## Pipelined_Processor
module Pipelined_Processor(
input CLK,
input reset,
output [7:0] imem_addr,
input [15:0] imem_data,
output [7:0] dmem_addr,
output [7:0] dmem_wdata,
output dmem_we,
input [7:0] dmem_rdata,
output [7:0] result 
   );
export LEC_CHECK = 0
export ABC_AREA = 1
export CAP_MARGIN = 10
export CELL_PAD_IN_SITES_DETAIL_PLACEMENT = 2
export CELL_PAD_IN_SITES_GLOBAL_PLACEMENT = 0
export CORE_ASPECT_RATIO = 0.67
export CORE_MARGIN = 9
export CORE_UTILIZATION = 27
export CTS_CLUSTER_SIZE = 15
export GPL_ROUTABILITY_DRIVEN = 1
export GPL_TIMING_DRIVEN = 0
export HOLD_SLACK_MARGIN = -0.02
export MAX_ROUTING_LAYER = met5
export MIN_ROUTING_LAYER = met1
export SETUP_SLACK_MARGIN = 1.64
export SLEW_MARGIN = 25
export TNS_END_PERCENT = 25
create_clock -name core_clock -period 15.3 [get_ports {CLK}]
run.sh (not shown) runs the stock make flow with config.mk's settings and CLKGATE_MAP_FILE=.
The baseline passed the timing, DRC and antenna checks.
Next try:
Settings changed: ABC_AREA 1 to unset, CAP_MARGIN 10 to 20, CELL_PAD_IN_SITES_DETAIL_PLACEMENT 2 to unset, CORE_ASPECT_RATIO 0.67 to unset, CORE_MARGIN 9 to 2, CORE_UTILIZATION 27 to 71, CTS_CLUSTER_DIAMETER set to 228, CTS_CLUSTER_SIZE 15 to 43, GPL_TIMING_DRIVEN 0 to 1, MIN_ROUTING_LAYER met1 to unset, SLEW_MARGIN 25 to 20, TNS_END_PERCENT 25 to 75.
Clock period 15.3 ns to 13.4 ns, I/O delays scaled along.
Outcome: This time the run failed in 5_1_grt. Die area is lower by 65%. Synthesized area is higher by 1.4%. Synthesized cell count is lower by 12%.
Next try:
Settings changed: ABC_AREA set to 1, CORE_UTILIZATION 71 to 69, CTS_CLUSTER_DIAMETER 228 to unset, CTS_CLUSTER_SIZE 43 to 90, PLACE_DENSITY set to 0.8.
Clock period 13.4 ns to 11.5 ns, I/O delays scaled along.
With this change the flow ran to the end with violations: negative setup slack.
Synthesized cell count is higher by 14%.
Area after synthesis falls by 1.4%.
Die area came out higher by 1.4%.
Next try:
Settings changed: ABC_AREA 1 to unset, CORE_UTILIZATION 69 to 66, CTS_CLUSTER_SIZE 90 to 43, PLACE_DENSITY 0.8 to 0.67.
Clock period 11.5 ns to 14.1 ns, I/O delays scaled along.
After rerunning:
- This time the run ran to the end with no violations
- routed wire length goes down by 17%
- first-iteration DRC count goes down by 49%
- count of clock-buffer cells in the layout goes up by 1

* * *

Starting RTL as in the previous note.
Settings: LEC_CHECK=0, ABC_AREA=1, CAP_MARGIN=20, CORE_MARGIN=2, CORE_UTILIZATION=67, CTS_CLUSTER_DIAMETER=222, CTS_CLUSTER_SIZE=73, SLEW_MARGIN=20; clock period 11.2 ns.
The starting point completed, yet does not pass: negative setup slack.
Next try:
ABC_AREA = unset   (was 1)
CORE_UTILIZATION = 64   (was 67)
CTS_CLUSTER_DIAMETER = unset   (was 222)
CTS_CLUSTER_SIZE = unset   (was 73)
TNS_END_PERCENT = 5   (was unset)
clock period = 7.47 ns   (was 11.2 ns; I/O delays follow)
Result: The new run produced a layout that fails on negative setup slack; final cell count came out lower by a few percent; synthesized cell count is lower by roughly a tenth; final area goes up by a little under a tenth; worst setup slack loses 5.5 ns; count of clock-buffer cells in the layout came out higher by 2; combinational power goes up by well over a third; routed wire length is higher by a quarter to a third.
Next try:
CORE_UTILIZATION = 40   (was 64)
TNS_END_PERCENT = unset   (was 5)
clock period = 13.2 ns   (was 7.47 ns; I/O delays follow)
This time the run passed the timing, DRC and antenna checks.
Die area went up by well over a third.
Register-to-register slack is better by 6.7 ns.
Worst setup slack is better by 6.7 ns.
First-iteration DRC count went down by a quarter to a third.
Next try:
CORE_UTILIZATION = 71   (was 40)
CTS_CLUSTER_SIZE = 37   (was unset)
SETUP_SLACK_MARGIN = -0.82   (was unset)
clock period = 12.4 ns   (was 13.2 ns; I/O delays follow)
This time the run finished but failed the layout checks on negative setup slack.
Final area grows by 1.1%.
Routed wire length went up by 21%.
Core utilization goes up by 39 points.
Next try:
CORE_UTILIZATION = 72   (was 71)
CTS_CLUSTER_SIZE = unset   (was 37)
PLACE_DENSITY = 0.67   (was unset)
SETUP_SLACK_MARGIN = unset   (was -0.82)
clock period = 13.1 ns   (was 12.4 ns; I/O delays follow)
Outcome:
- This time the run completed and failed the layout checks on max-capacitance violations, max-slew violations, negative setup slack
- clock skew hardly moves
- count of clock-buffer cells in the layout shrinks by 4
- routed wire length goes down by 6.9%
- core utilization is lower by 0.15 points
- worst setup slack improved by 1.3 ns
- cell count shrinks by 3.8%
- maximum frequency rose by about 4.3%
- combinational power goes down by 12%
- sequential share of layout area rose by 0.74 points

* * *

## build 82
Pipelined_Processor again, from the RTL that the note above started with.
==> flow/config.mk <==
export PLATFORM = sky130hd
export DESIGN_NAME = Pipelined_Processor
export DESIGN_NICKNAME = Pipelined_Processor
export VERILOG_FILES = /design/flow/design.v
export SDC_FILE = /design/flow/constraint.sdc
export NUM_CORES = 4
export LEC_CHECK = 0
export ABC_AREA = 1
export CAP_MARGIN = 20
export CORE_MARGIN = 2
export CORE_UTILIZATION = 72
export CTS_CLUSTER_DIAMETER = 392
export CTS_CLUSTER_SIZE = 98
export SETUP_SLACK_MARGIN = -0.93
export SLEW_MARGIN = 20
export TNS_END_PERCENT = 10
==> flow/constraint.sdc <==
create_clock -name core_clock -period 9.46 [get_ports {CLK}]
set_input_delay 1.8920 -clock core_clock [delete_from_list [all_inputs] [get_ports {CLK}]]
set_output_delay 1.8920 -clock core_clock [all_outputs]
set_load 0.01 [all_outputs]
Build 82: GRT-0232 in global routing -> run aborted
Input changes introduced in build 11 (baseline for comparison: build 82):
Settings: ABC_AREA removed (was 1); CORE_UTILIZATION changed from 72 to 40; CTS_CLUSTER_DIAMETER removed (was 392); CTS_CLUSTER_SIZE removed (was 98); TNS_END_PERCENT removed (was 10); SETUP_SLACK_MARGIN removed (was -0.93); the clock period (ns, I/O delays scaled along) changed from 9.46 to 13.5.
[summary]
- Height of the die ends up lower on build 82.
- Max register area share after synthesis across build 82 and build 11: build 82
- Area after synthesis deteriorates in build 11 relative to build 82.
- NOTE die span in x build 82->build 11 increased by more than a quarter
- Build 11: no failed stages, no open violations at the end
> inputs changed (build 11 -> build 87)
Settings: setting CORE_ASPECT_RATIO to 1.71 for the first time; changing CORE_UTILIZATION from 40 to 57; setting CTS_CLUSTER_DIAMETER to 337 for the first time; setting CTS_CLUSTER_SIZE to 93 for the first time; setting TNS_END_PERCENT to 15 for the first time; setting ABC_AREA to 1 for the first time.
--- outcome ---
- Build 87 did not stop at any stage, and its layout met the timing, DRC and antenna checks.
- Taking build 87 over build 11, the total die size ratio works out to 0.70.
- Going from build 11 to build 87, synthesized-area fraction occupied by xor and xnor cells moved down, period utilization moved down, width of the chip moved down, share of synthesized area occupied by flip-flops and latches moved up.
- Summary of build 87 over build 11: count of maximum capacitance violations held; critical path depth picked up an extra 14%; area of all placed cells without fillers lower.
- Cell with the biggest individual delay on the critical path = or3b_2: build 87; cell with the biggest individual delay on the critical path = dfrtp_2: build 11
### build 87 -> build 97
Settings: CTS_CLUSTER_SIZE: 93 -> unset; TNS_END_PERCENT: 15 -> 70; SETUP_SLACK_MARGIN: unset -> 3.19; CELL_PAD_IN_SITES_DETAIL_PLACEMENT: unset -> 1; CORE_MARGIN: 2 -> 4; GPL_ROUTABILITY_DRIVEN: unset -> 0; CORE_ASPECT_RATIO: 1.71 -> unset; CTS_CLUSTER_DIAMETER: 337 -> unset; MIN_ROUTING_LAYER: unset -> met2; HOLD_SLACK_MARGIN: unset -> 0.05; GPL_TIMING_DRIVEN: unset -> 0; PLACE_DENSITY: unset -> 0.37; CORE_UTILIZATION: 57 -> 40; ABC_AREA: 1 -> unset; CELL_PAD_IN_SITES_GLOBAL_PLACEMENT: unset -> 2; SLEW_MARGIN: 20 -> 40.
Notes after the runs:
STATUS run=build 97 STAGES=ALL_DONE FINAL_CHECKS=FAILED CAUSE=negative setup slack
Capture point of the critical path = p0.pc[7]: build 97; capture point of the critical path = p0.pc[2]: build 87
Lower cell depth of the worst flop-to-flop path goes to build 97 over build 87.
Build 87 → build 97: sum of net half-perimeters after detailed placement saw an increase; clock latency on the worst-skew pair saw little to no change.
Aggregate routed wire length grows by more than a quarter when moving from build 87 to build 97.
Relative to build 87, power increased by 16% in build 97.
Clock-pin slew on the worst setup and hold paths (higher): build 97
Arrival time at the worst endpoint ended up 1340 ps higher on build 97 than on build 87.
Looking at pre-CTS setup slack, build 97 sits 2150 ps lower than build 87 does.
Going from build 87 to build 97, the via count was found to have gone up by 4702.
Relative to build 87, minimum clock period after layout has increased by 1390 ps in build 97.
Setup WNS build 87 -> build 97: worse
Input-level comparison between build 43 and build 97:
Settings: CTS_CLUSTER_SIZE: unset -> 36; CAP_MARGIN: 20 -> 40; MIN_ROUTING_LAYER: met2 -> met1.
- Build 43 closes out successfully: all stages finished, all timing, DRC and antenna checks passed.
- On overall power after layout, build 97 loses to build 43.
- Setup total negative slack up 690 ps in build 43 wrt build 97
- On global-route usage, the higher figure sits with build 97, not build 43.
- Build 97 → build 43: area share of and/or/nand/nor cells after synthesis roughly the same; final critical path time including I/O delays and setup lower.
- Diff build 97 -> build 43: number of design-rule violations left by the first detailed-router iteration decreased by 2373 relative to the old numbers, area of all placed cells without fillers decreased by 0.40% relative to the old numbers, net load switching power decreased by about 6% relative to the old numbers.

* * *

Setup of amber:
Pipelined_Processor again, from the RTL that the note above started with.
clock: 7.43 ns
lec_check: 0
abc_area: 1
cap_margin: 20
core_margin: 2
core_utilization: 58
cts_cluster_diameter: 25
cts_cluster_size: 73
place_density_lb_addon: 0.01
setup_slack_margin: 2.14
slew_margin: 20
From the logs: amber reached the end of the flow and failed the layout checks with negative setup slack.
Here is what was changed in the inputs of nickel compared with amber.
Settings: removing SETUP_SLACK_MARGIN (formerly 2.14); changing CORE_UTILIZATION from 58 to 72; removing CTS_CLUSTER_DIAMETER (formerly 25); removing ABC_AREA (formerly 1); removing CTS_CLUSTER_SIZE (formerly 73); setting HOLD_SLACK_MARGIN to -0.09 for the first time; removing PLACE_DENSITY_LB_ADDON (formerly 0.01); changing the clock period (ns, I/O delays scaled along) from 7.43 to 13.1.
### Flow results
- Final checks on nickel, whose flow otherwise completed, came back failing, citing max-capacitance violations, max-slew violations, negative setup slack.
- Per the comparison of nickel with amber, total of fill cells in the finished design lost about 40%; die size lost about 18%; setup slack picked up an extra 3.32 ns.
- Comparing utilization after layout for nickel and amber, the smaller number came from amber.
- Compare nickel and amber | fraction of the cycle the final worst path needs lower: nickel
- The worst hold slack of nickel was inferior to that of amber.
- Comparing nickel and amber, non-clock buffer count is lower on nickel.
- For synthesized instance count, dividing the value from nickel by the value from amber gives 0.878.
- Comparing nickel and amber, the lower sequential power was measured on nickel.
- Worst-path maximum fanout, nickel and amber: smaller value in amber
- Lower aggregate global-route resource usage goes to amber over nickel.
### nickel -> indigo
Settings: setting CTS_CLUSTER_SIZE to 98 for the first time; setting ABC_AREA to 1 for the first time; removing HOLD_SLACK_MARGIN (formerly -0.09); changing the clock period (ns, I/O delays scaled along) from 13.1 to 10.0.
--- outcome ---
- Looking at y dimension of the die, indigo sits 0.69% below nickel.
- indigo: and-or/or-and share of the synthesized area is 6.5 points lower than what nickel reported.
- Measured against indigo, the synthesized cell count of nickel comes out at 0.878 times the reference value.
- indigo ends up with higher total placed cells including tap cells than nickel does.
- From nickel to indigo the numbers moved as follows: adder-cell share of the synthesized area went up by 0.17 points; portion of netlist area occupied by mux cells went down by 6.6 points.
- nickel has a lower post-CTS setup buffer count than indigo.
- Of indigo and nickel, the lower average instance area after synthesis belongs to indigo.
- Flow for indigo halted at global routing, error code GRT-0116.
- indigo vs. nickel: global placer's final weighted congestion moved up, total die size moved down, synthesized net count moved up.
Edits applied to the flow inputs when going from indigo to lagoon:
Settings: PLACE_DENSITY: unset -> 0.38; CORE_UTILIZATION: 72 -> 62; CTS_CLUSTER_SIZE: 98 -> 95; the clock period (ns, I/O delays scaled along): 10.0 -> 7.41.
### Flow results
[lagoon] number of instances resized during post-cts repair fell 10 relative to indigo
Yosys stat chip area across lagoon and indigo: no real change.
Compared with indigo, lagoon shows floorplan die area that has gone up by more than 10%.
Compared with indigo, routability-driven placement congestion ratio in lagoon decreased by a few percent.
The post-detailed-placement half-perimeter wirelength in lagoon sits 4.3% below the value recorded for indigo.
lagoon: post-place instance area higher than indigo
In lagoon the effective utilization at floorplan turned out 11 points lower than in indigo.
Reported for lagoon and indigo, number of buffer cells added on primary ports turned out identical to the last digit.
lagoon vs indigo: die span in y up by a little under 10%
STATUS run=lagoon STAGES=ALL_DONE FINAL_CHECKS=FAILED CAUSE=negative setup slack
Relative to lagoon, the following input files were edited for ember:
Settings: a change of CTS_CLUSTER_SIZE from 95 to 37; an added SETUP_SLACK_MARGIN of -0.82; a deleted PLACE_DENSITY that had been 0.38; a deleted ABC_AREA that had been 1; an added MAX_ROUTING_LAYER of met4; a change of CORE_UTILIZATION from 62 to 71; a change of the clock period (ns, I/O delays scaled along) from 7.41 to 13.6.
==> comparison <==
ember vs lagoon: average via count per standard cell up by a little under 10%
Per the comparison of ember with lagoon, share of power burned in the clock network picked up an extra 7.1 points; switching share of power lost 4.6 points.
Lower count of buffering cells on the critical path with inverters included was reported by ember, not lagoon.
ember finished every stage; the final checks, however, were not passed, the failures being negative setup slack.
Wire length is higher on lagoon
Looking only at total power after layout, and setting everything else aside, the lower value of lagoon and ember goes to ember.
Relative to ember, the following input files were edited for yarrow:
Settings: MAX_ROUTING_LAYER removed (was met4); CORE_UTILIZATION changed from 71 to 20; CTS_CLUSTER_SIZE removed (was 37); SETUP_SLACK_MARGIN removed (was -0.82); the clock period (ns, I/O delays scaled along) changed from 13.6 to 13.2.
==> comparison <==
Compared with ember, in yarrow number of global-route vias before repair down 0.53%; worst hold slack down 0.0093 ns.
In the reports for ember and yarrow, the smaller final count of negative-setup-slack endpoints belongs to yarrow.
Global-route wire length before repair in yarrow is about 11% higher than in ember
From ember to yarrow the numbers moved as follows: final area +11%; final worst-path cycle share fell 4.8 points; worst setup slack now sits higher; simple-gate portion of the synthesized area now sits at about the same level; via count now sits lower.
Of ember and yarrow, the lower total power belongs to ember.
yarrow was carried through to the last stage, and its layout satisfied the timing, DRC and antenna checks.
Power figures rest on the tool's default switching activity, not on a simulated workload.
